==> inputs of v12 <==
// brain_m
module brain_m(clk, rst, distance, mode, start, E, color, OE, shape);
clock: 5.54 ns
lec_check: 0
abc_area: 1
cap_margin: 20
cell_pad_in_sites_global_placement: 0
core_margin: 2
core_utilization: 26
cts_cluster_diameter: 54
gpl_routability_driven: 0
gpl_timing_driven: 0
max_routing_layer: met4
min_routing_layer: met1
setup_slack_margin: 0.06
slew_margin: 25
run.sh (not shown) runs the stock make flow with config.mk's settings and CLKGATE_MAP_FILE=.
==> v34: changes against v12 <==
Settings changed: ABC_AREA 1 to not set, CELL_PAD_IN_SITES_GLOBAL_PLACEMENT 0 to not set, CORE_UTILIZATION 26 to 72, CTS_CLUSTER_DIAMETER 54 to 363, GPL_ROUTABILITY_DRIVEN 0 to not set, GPL_TIMING_DRIVEN 0 to not set, MAX_ROUTING_LAYER met4 to not set, MIN_ROUTING_LAYER met1 to not set, PLACE_DENSITY_LB_ADDON set to 0.01, SETUP_SLACK_MARGIN 0.06 to -0.2, SLEW_MARGIN 25 to 20.
==> flow/constraint.sdc (replaced) <==
create_clock -name core_clock -period 3.77 [get_ports {clk}]
set_input_delay 0.7540 -clock core_clock [delete_from_list [all_inputs] [get_ports {clk}]]
set_output_delay 0.7540 -clock core_clock [all_outputs]
set_load 0.01 [all_outputs]
==> results <==
Global-route usage: v12 is lower than v34 (20 points). In v34 the setup slack is lower than in v12, by 430 ps. Of v34 and v12, v12 has the higher register-to-register slack (gap 370 ps). v34 finished but fails on negative setup slack. v12 produced a clean layout. Between v34 and v12, the lower sequential power is in v12 (gap 49%, measured against v12).

==> inputs of exp/onyx <==
Starting RTL as in the previous note.
Design brain_m, start of the top module:
module brain_m(clk, rst, distance, mode, start, E, color, OE, shape);
	input clk, rst, mode, start, E;
	input [6:0] distance;
	output color, OE;
	output [4:0] shape;
	wire [99:0] W1;
	wire W2, W3, W8, W13, W14, 
		  W15, W16, W17, W18, W19, 
		  W20, W21, W22, W23, W24, 
		  W25, W26, W27, W28, W29, 
		  W30, W31;
	wire [6:0] W4, W5;
	wire [11:0] W6, W51, W52, W53, 
					W54, W55, W56, W57, 
					W58, W59, W60, W61, 
					W62, W63, W64, W65, 
					W66, W67, W68, W69, 
					W11, W12;
	wire [4:0] W7, W32, W33, W34, W35, 
				  W36, W37, W38, W39, W40, 
				  W41, W42, W43, W44, W45, 
				  W46, W47, W48, W49, W50, 
				  W9, W10;
	sensory_neuron s1(clk, rst, distance, 7'b0000010, start, W1[0]);
	sensory_neuron s2(clk, rst, distance, 7'b0000011, start, W1[1]);
	sensory_neuron s3(clk, rst, distance, 7'b0000100, start, W1[2]);
	sensory_neuron s4(clk, rst, distance, 7'b0000101, start, W1[3]);
	sensory_neuron s5(clk, rst, distance, 7'b0000110, start, W1[4]);
	sensory_neuron s6(clk, rst, distance, 7'b0000111, start, W1[5]);
	sensory_neuron s7(clk, rst, distance, 7'b0001000, start, W1[6]);
  ...
clock: 8.91 ns
lec_check: 0
cap_margin: 40
cell_pad_in_sites_detail_placement: 1
core_margin: 2
core_utilization: 47
cts_cluster_diameter: 393
gpl_routability_driven: 1
min_routing_layer: met1
place_density: 0.41
slew_margin: 20
==> inputs of exp/ember, as changes to exp/onyx <==
- CAP_MARGIN: 40 -> 20
- CELL_PAD_IN_SITES_DETAIL_PLACEMENT: 1 -> not set
- CORE_UTILIZATION: 47 -> 63
- CTS_CLUSTER_DIAMETER: 393 -> not set
- GPL_ROUTABILITY_DRIVEN: 1 -> not set
- MIN_ROUTING_LAYER: met1 -> not set
- PLACE_DENSITY: 0.41 -> not set
==> flow/constraint.sdc (replaced) <==
create_clock -name core_clock -period 4.58 [get_ports {clk}]
set_input_delay 0.9160 -clock core_clock [delete_from_list [all_inputs] [get_ports {clk}]]
set_output_delay 0.9160 -clock core_clock [all_outputs]
set_load 0.01 [all_outputs]
==> inputs of exp/violet, as changes to exp/onyx <==
- CAP_MARGIN: 40 -> 20
- CELL_PAD_IN_SITES_DETAIL_PLACEMENT: 1 -> not set
- CORE_UTILIZATION: 47 -> 72
- CTS_CLUSTER_DIAMETER: 393 -> not set
- CTS_CLUSTER_SIZE: not set -> 48
- GPL_ROUTABILITY_DRIVEN: 1 -> not set
- MIN_ROUTING_LAYER: met1 -> not set
- PLACE_DENSITY: 0.41 -> not set
- PLACE_DENSITY_LB_ADDON: not set -> 0.0
- SETUP_SLACK_MARGIN: not set -> 1.38
==> flow/constraint.sdc (replaced) <==
create_clock -name core_clock -period 4.79 [get_ports {clk}]
set_input_delay 0.9580 -clock core_clock [delete_from_list [all_inputs] [get_ports {clk}]]
set_output_delay 0.9580 -clock core_clock [all_outputs]
set_load 0.01 [all_outputs]
==> design notes <==
For the reported clock group power, the log shows 12,200 µW. The global placement routability congestion was 0.878. The run finished with no timing, DRC or antenna violations.

The run gives 3 for the combined buffer and inverter count along the critical path. Per report_power, the Combinational row totals 1580 µW.
The numbers above come from exp/onyx.

==> design notes <==
The script reports the combined buffer and inverter count of the critical path as 3. The congestion estimate from routability-driven global placement came to 0.986. The clock network consumes a total of 21,500 µW. The run finished with no timing, DRC or antenna violations. Combinational power for this build is 2900 µW. The number of gates resized after CTS was 125.

With the total placed instance area at 107,000 µm², the hold-critical path depth is 2.
The numbers above come from exp/violet.

==> design notes <==
Combined buffer and inverter count along the critical path: 1. The tools report the tally of nets with antenna violations remaining after routing as 1. The flow ran to the end, but the layout failed its checks.

The checks that failed were antenna violations.
The numbers above come from exp/ember.


==> inputs of build 98 <==
brain_m again, from the RTL that the note above started with.
export LEC_CHECK = 0
export CAP_MARGIN = 20
export CELL_PAD_IN_SITES_GLOBAL_PLACEMENT = 0
export CORE_MARGIN = 2
export CORE_UTILIZATION = 72
export CTS_CLUSTER_DIAMETER = 390
export PLACE_DENSITY_LB_ADDON = 0.0
export SETUP_SLACK_MARGIN = 1.07
export SLEW_MARGIN = 5
export TNS_END_PERCENT = 5
create_clock -name core_clock -period 3.71 [get_ports {clk}]
==> build 35: changes against build 98 <==
==> flow/config.mk (replaced) <==
export PLATFORM = sky130hd
export DESIGN_NAME = brain_m
export DESIGN_NICKNAME = brain_m
export VERILOG_FILES = /design/flow/design.v
export SDC_FILE = /design/flow/constraint.sdc
export NUM_CORES = 4
export LEC_CHECK = 0
export CAP_MARGIN = 20
export CORE_MARGIN = 2
export CORE_UTILIZATION = 40
export PLACE_DENSITY = 0.6
export SLEW_MARGIN = 20
==> flow/constraint.sdc (replaced) <==
create_clock -name core_clock -period 10.0 [get_ports {clk}]
set_input_delay 2.0000 -clock core_clock [delete_from_list [all_inputs] [get_ports {clk}]]
set_output_delay 2.0000 -clock core_clock [all_outputs]
set_load 0.01 [all_outputs]
==> comparison <==
- Build 98 reached the layout checks and failed them: setup timing. Build 35 completed with no timing, DRC or antenna violations.
- In total power, build 98 is at 2.6 times the value of build 35.
- Of build 35 and build 98, build 98 has the higher via count (gap about 7%, measured against build 98).
- In sequential cell count, build 98 and build 35 do not differ.
- Between build 98 and build 35, the lower register-to-register slack is in build 98 (gap 4.5 ns).
- Of build 98 and build 35, build 98 has the higher critical path depth (gap 2).
- The combinational power of build 98 is 3.1 times that of build 35.
- Area after synthesis is the same in build 35 and build 98.
- Against build 35, the utilization of build 98 is higher by 38 points.
- Against build 35, the count of clock-buffer cells in the layout of build 98 is lower by 69.
- Of build 98 and build 35, build 98 has the higher first-iteration DRC count (gap 47%, measured against build 35).
- In synthesized cell count, build 35 and build 98 do not differ.
==> figures <==
| metric | build 35 | build 98 |
|---|---|---|
| Result of the run | complete, no violations | failed layout checks |
| Violated checks | - | setup timing |
| Total Nets Final | 10800 | 11100 |
| Met2 capacity usage during global routing | 33.2% | 61.4% |
| Data arrival time at the worst-slack endpoint | 4.62 ns | 3.68 ns |
| Buffer count from post-CTS setup fixing | 0 | 74 |
| Horizontal die dimension | 519 um | 388 um |
| Detailed-routed wire length on met2 | 132 mm | 143 mm |
| Vias in the first global route | 78500 | 82600 |
| Clock latency on the worst-skew pair | 0.86 ns | 0.89 ns |
| First-pass GRT wire length | 441 mm | 461 mm |
| Die Area | 270000 um^2 | 151000 um^2 |
| Layout Skew | 0.0583 ns | 0.0781 ns |
| Setup slack of the most critical reg-to-reg path | 4.43 ns | -0.09 ns |
| Total sequential power | 0.0113 W | 0.0305 W |
| Clock-pin slew of the registers on the worst-case setup and hold paths | 0.06 ns | 0.07 ns |
| Number of cells on the worst reg-to-reg path | 9 | 19 |
| Multi-input logic area | 46300 um^2 | 48600 um^2 |
| Plain + repair buffers | 103 | 387 |
| Tool warning count | 38 | 71 |
| Cell area after placement | 109000 um^2 | 109000 um^2 |
| # placed instances | 13800 | 12400 |
| RePlAce Congestion | 0.900 | 1.01 |
| Final instance count without filler cells | 14400 | 13000 |

==> inputs of run M <==
brain_m again, from the RTL that the note above started with.
==> flow/config.mk <==
export PLATFORM = sky130hd
export DESIGN_NAME = brain_m
export DESIGN_NICKNAME = brain_m
export VERILOG_FILES = /design/flow/design.v
export SDC_FILE = /design/flow/constraint.sdc
export NUM_CORES = 4
export LEC_CHECK = 0
export ABC_AREA = 1
export CAP_MARGIN = 30
export CELL_PAD_IN_SITES_GLOBAL_PLACEMENT = 3
export CORE_ASPECT_RATIO = 0.58
export CORE_MARGIN = 2
export CORE_UTILIZATION = 61
export CTS_CLUSTER_DIAMETER = 249
export GPL_ROUTABILITY_DRIVEN = 1
export GPL_TIMING_DRIVEN = 1
export HOLD_SLACK_MARGIN = 0.08
export MIN_ROUTING_LAYER = met2
export SETUP_SLACK_MARGIN = -0.03
export SLEW_MARGIN = 20
export TNS_END_PERCENT = 45
==> flow/constraint.sdc <==
create_clock -name core_clock -period 9.77 [get_ports {clk}]
set_input_delay 1.9540 -clock core_clock [delete_from_list [all_inputs] [get_ports {clk}]]
set_output_delay 1.9540 -clock core_clock [all_outputs]
set_load 0.01 [all_outputs]
==> inputs of run X, as changes to run M <==
==> flow/config.mk (replaced) <==
export PLATFORM = sky130hd
export DESIGN_NAME = brain_m
export DESIGN_NICKNAME = brain_m
export VERILOG_FILES = /design/flow/design.v
export SDC_FILE = /design/flow/constraint.sdc
export NUM_CORES = 4
export LEC_CHECK = 0
export CAP_MARGIN = 20
export CORE_MARGIN = 2
export CORE_UTILIZATION = 70
export PLACE_DENSITY_LB_ADDON = 0.0
export SETUP_SLACK_MARGIN = 1.38
export SLEW_MARGIN = 20
==> flow/constraint.sdc (replaced) <==
create_clock -name core_clock -period 5.59 [get_ports {clk}]
set_input_delay 1.1180 -clock core_clock [delete_from_list [all_inputs] [get_ports {clk}]]
set_output_delay 1.1180 -clock core_clock [all_outputs]
set_load 0.01 [all_outputs]
==> results <==
Run M ended with an error in global placement without I/O (GPL-0301). Run X finished clean.
Against run M, the synthesized cell count of run X is smaller by about 17%.
Of run X and run M, run M has the higher die size (gap about 14%, measured against run M).
Synthesized area: run X is smaller than run M (1.0%).

==> inputs of v6 <==
Starting RTL as in the previous note.
Settings: LEC_CHECK=0, ABC_AREA=1, CAP_MARGIN=30, CELL_PAD_IN_SITES_GLOBAL_PLACEMENT=3, CORE_ASPECT_RATIO=0.58, CORE_MARGIN=2, CORE_UTILIZATION=61, CTS_CLUSTER_DIAMETER=249, GPL_ROUTABILITY_DRIVEN=1, GPL_TIMING_DRIVEN=1, HOLD_SLACK_MARGIN=0.08, MIN_ROUTING_LAYER=met1, SETUP_SLACK_MARGIN=-0.03, SLEW_MARGIN=0, TNS_END_PERCENT=45; clock period 9.77 ns.
==> v23 (differences from v6) <==
==> flow/config.mk (replaced) <==
export PLATFORM = sky130hd
export DESIGN_NAME = brain_m
export DESIGN_NICKNAME = brain_m
export VERILOG_FILES = /design/flow/design.v
export SDC_FILE = /design/flow/constraint.sdc
export NUM_CORES = 4
export LEC_CHECK = 0
export CAP_MARGIN = 10
export CORE_MARGIN = 2
export CORE_UTILIZATION = 72
export CTS_CLUSTER_SIZE = 15
export HOLD_SLACK_MARGIN = 0.29
export SETUP_SLACK_MARGIN = 0.47
export SLEW_MARGIN = 20
==> flow/constraint.sdc (replaced) <==
create_clock -name core_clock -period 3.28 [get_ports {clk}]
set_input_delay 0.6560 -clock core_clock [delete_from_list [all_inputs] [get_ports {clk}]]
set_output_delay 0.6560 -clock core_clock [all_outputs]
set_load 0.01 [all_outputs]
==> impl_metrics.tcl <==
# metrics dict for downstream scripts
set metrics [dict create \
    die_y_um 388 \
    setup_viol 226 \
    die_w_um 388 \
    aoi_share_pct 15.6 \
    simple_gate_share_pct 16.9 \
    synthesis.area_um2 106000 \
    setup_ws_ps -1230 \
    status "failed layout checks" \
    chip_area_um2 151000 \
    check.faults "setup timing" \
]
The numbers above come from v23.

==> impl_metrics.tcl <==
# yosys + openroad results
set metrics [dict create \
    synthXorXnorAreaFrac_pct 0.114 \
    lastStage "3_1_place_gp_skip_io" \
    die_w_um 555 \
    ys_cells 13200 \
    status "did not finish" \
    error_line "[ERROR GPL-0301] Utilization 138.039 % exceeds 100%." \
    yosys_area_um2 107000 \
    simple_gate_share_pct 18.5 \
    chip_area_um2 179000 \
    synthesis.area_um2 107000 \
    die_y_um 323 \
    aoi_share_pct 18.6 \
    top_cell "dfxtp_1" \
]
The numbers above come from v6.


==> inputs of 02-12 <==
Starting RTL as in the previous note.
Settings: LEC_CHECK=0, ABC_AREA=0, CAP_MARGIN=20, CORE_MARGIN=7, CORE_UTILIZATION=31, GPL_ROUTABILITY_DRIVEN=0, GPL_TIMING_DRIVEN=1, MAX_ROUTING_LAYER=met5, PLACE_DENSITY_LB_ADDON=0.03, SETUP_SLACK_MARGIN=1.69, SLEW_MARGIN=20, TNS_END_PERCENT=40; clock period 9.14 ns.
==> 04-15 (differences from 02-12) <==
==> flow/config.mk (replaced) <==
export PLATFORM = sky130hd
export DESIGN_NAME = brain_m
export DESIGN_NICKNAME = brain_m
export VERILOG_FILES = /design/flow/design.v
export SDC_FILE = /design/flow/constraint.sdc
export NUM_CORES = 4
export LEC_CHECK = 0
export ABC_AREA = 1
export CAP_MARGIN = 25
export CORE_MARGIN = 2
export CORE_UTILIZATION = 15
export CTS_CLUSTER_DIAMETER = 108
export HOLD_SLACK_MARGIN = 0.19
export MIN_ROUTING_LAYER = met1
export SLEW_MARGIN = 20
export TNS_END_PERCENT = 95
==> flow/constraint.sdc (replaced) <==
create_clock -name core_clock -period 11.3 [get_ports {clk}]
set_input_delay 2.2600 -clock core_clock [delete_from_list [all_inputs] [get_ports {clk}]]
set_output_delay 2.2600 -clock core_clock [all_outputs]
set_load 0.01 [all_outputs]
==> 09-02 (differences from 02-12) <==
==> flow/config.mk (replaced) <==
export PLATFORM = sky130hd
export DESIGN_NAME = brain_m
export DESIGN_NICKNAME = brain_m
export VERILOG_FILES = /design/flow/design.v
export SDC_FILE = /design/flow/constraint.sdc
export NUM_CORES = 4
export LEC_CHECK = 0
export CAP_MARGIN = 10
export CORE_MARGIN = 2
export CORE_UTILIZATION = 72
export CTS_CLUSTER_SIZE = 15
export HOLD_SLACK_MARGIN = -0.1
export SETUP_SLACK_MARGIN = 0.47
export SLEW_MARGIN = 20
==> flow/constraint.sdc (replaced) <==
create_clock -name core_clock -period 3.28 [get_ports {clk}]
set_input_delay 0.6560 -clock core_clock [delete_from_list [all_inputs] [get_ports {clk}]]
set_output_delay 0.6560 -clock core_clock [all_outputs]
set_load 0.01 [all_outputs]
==> qor summary <==
quantity                                                                                             02-12                 09-02            04-15
Result of the run                                                                           finished clean       failed layout checks   finished clean
Violated checks                                                                                          -  negative setup slack                -
Non-clock buffer share of cell area                                                                 0.848%                 4.89%           0.841%
Worst Skew                                                                                       0.0436 ns             0.0537 ns         0.110 ns
Post-CTS clock slew at the launch and capture registers of the worst setup and hold paths          0.06 ns               0.07 ns          0.07 ns
Total CTS buffers                                                                                      315                   275              266
Worst hold slack                                                                                  0.432 ns              0.150 ns         0.399 ns
Net count of the finished layout                                                                     10900                 11300            13100
Share of synthesized area occupied by flip-flops and latches                                         52.9%                 52.9%            52.4%
Chip area                                                                                     359000 sq um          151000 sq um     722000 sq um
Sum Neg Setup Slack                                                                                   0 ns             -23.68 ns             0 ns
Initial cell density of the core                                                                     31.2%                 72.7%            15.1%
Metal3 WL                                                                                         16400 um              36100 um         19100 um
Fraction of met3 tracks used by global routing                                                       3.05%                 8.67%            1.28%
Clock network fraction of design power                                                               47.7%                 44.2%            45.0%
Switching part of the total power                                                                    24.1%                 23.6%            24.0%
Avg WL per Cell                                                                                    21.2 um               24.8 um          13.2 um
Termination of the worst setup path                                                               shape[0]       iscu.remReg1[6]         shape[0]
Tot GR Track Use                                                                                     17.6%                 39.4%            7.77%
Hold Crit Start                                                                               s20.state[0]           distance[6]      d1.dReg[26]
Post-Synth Simple-Gate Area                                                                          16.9%                 16.9%            18.5%
Critical path peak fanout                                                                               64                     8               64
Endpoint of the worst register-to-register path                                            iscu.remReg1[7]       iscu.remReg1[6]  iscu.remReg2[7]
Fraction of area in clock buffers and inverters                                                      8.66%                 7.21%            7.01%
Met2 track demand over resource                                                                      27.2%                 63.7%            12.3%
Register share of total power                                                                        46.5%                 48.9%            49.3%
Dpl cells                                                                                            14900                 12500            22100
Power figures rest on the tool's default switching activity, not on a simulated workload.
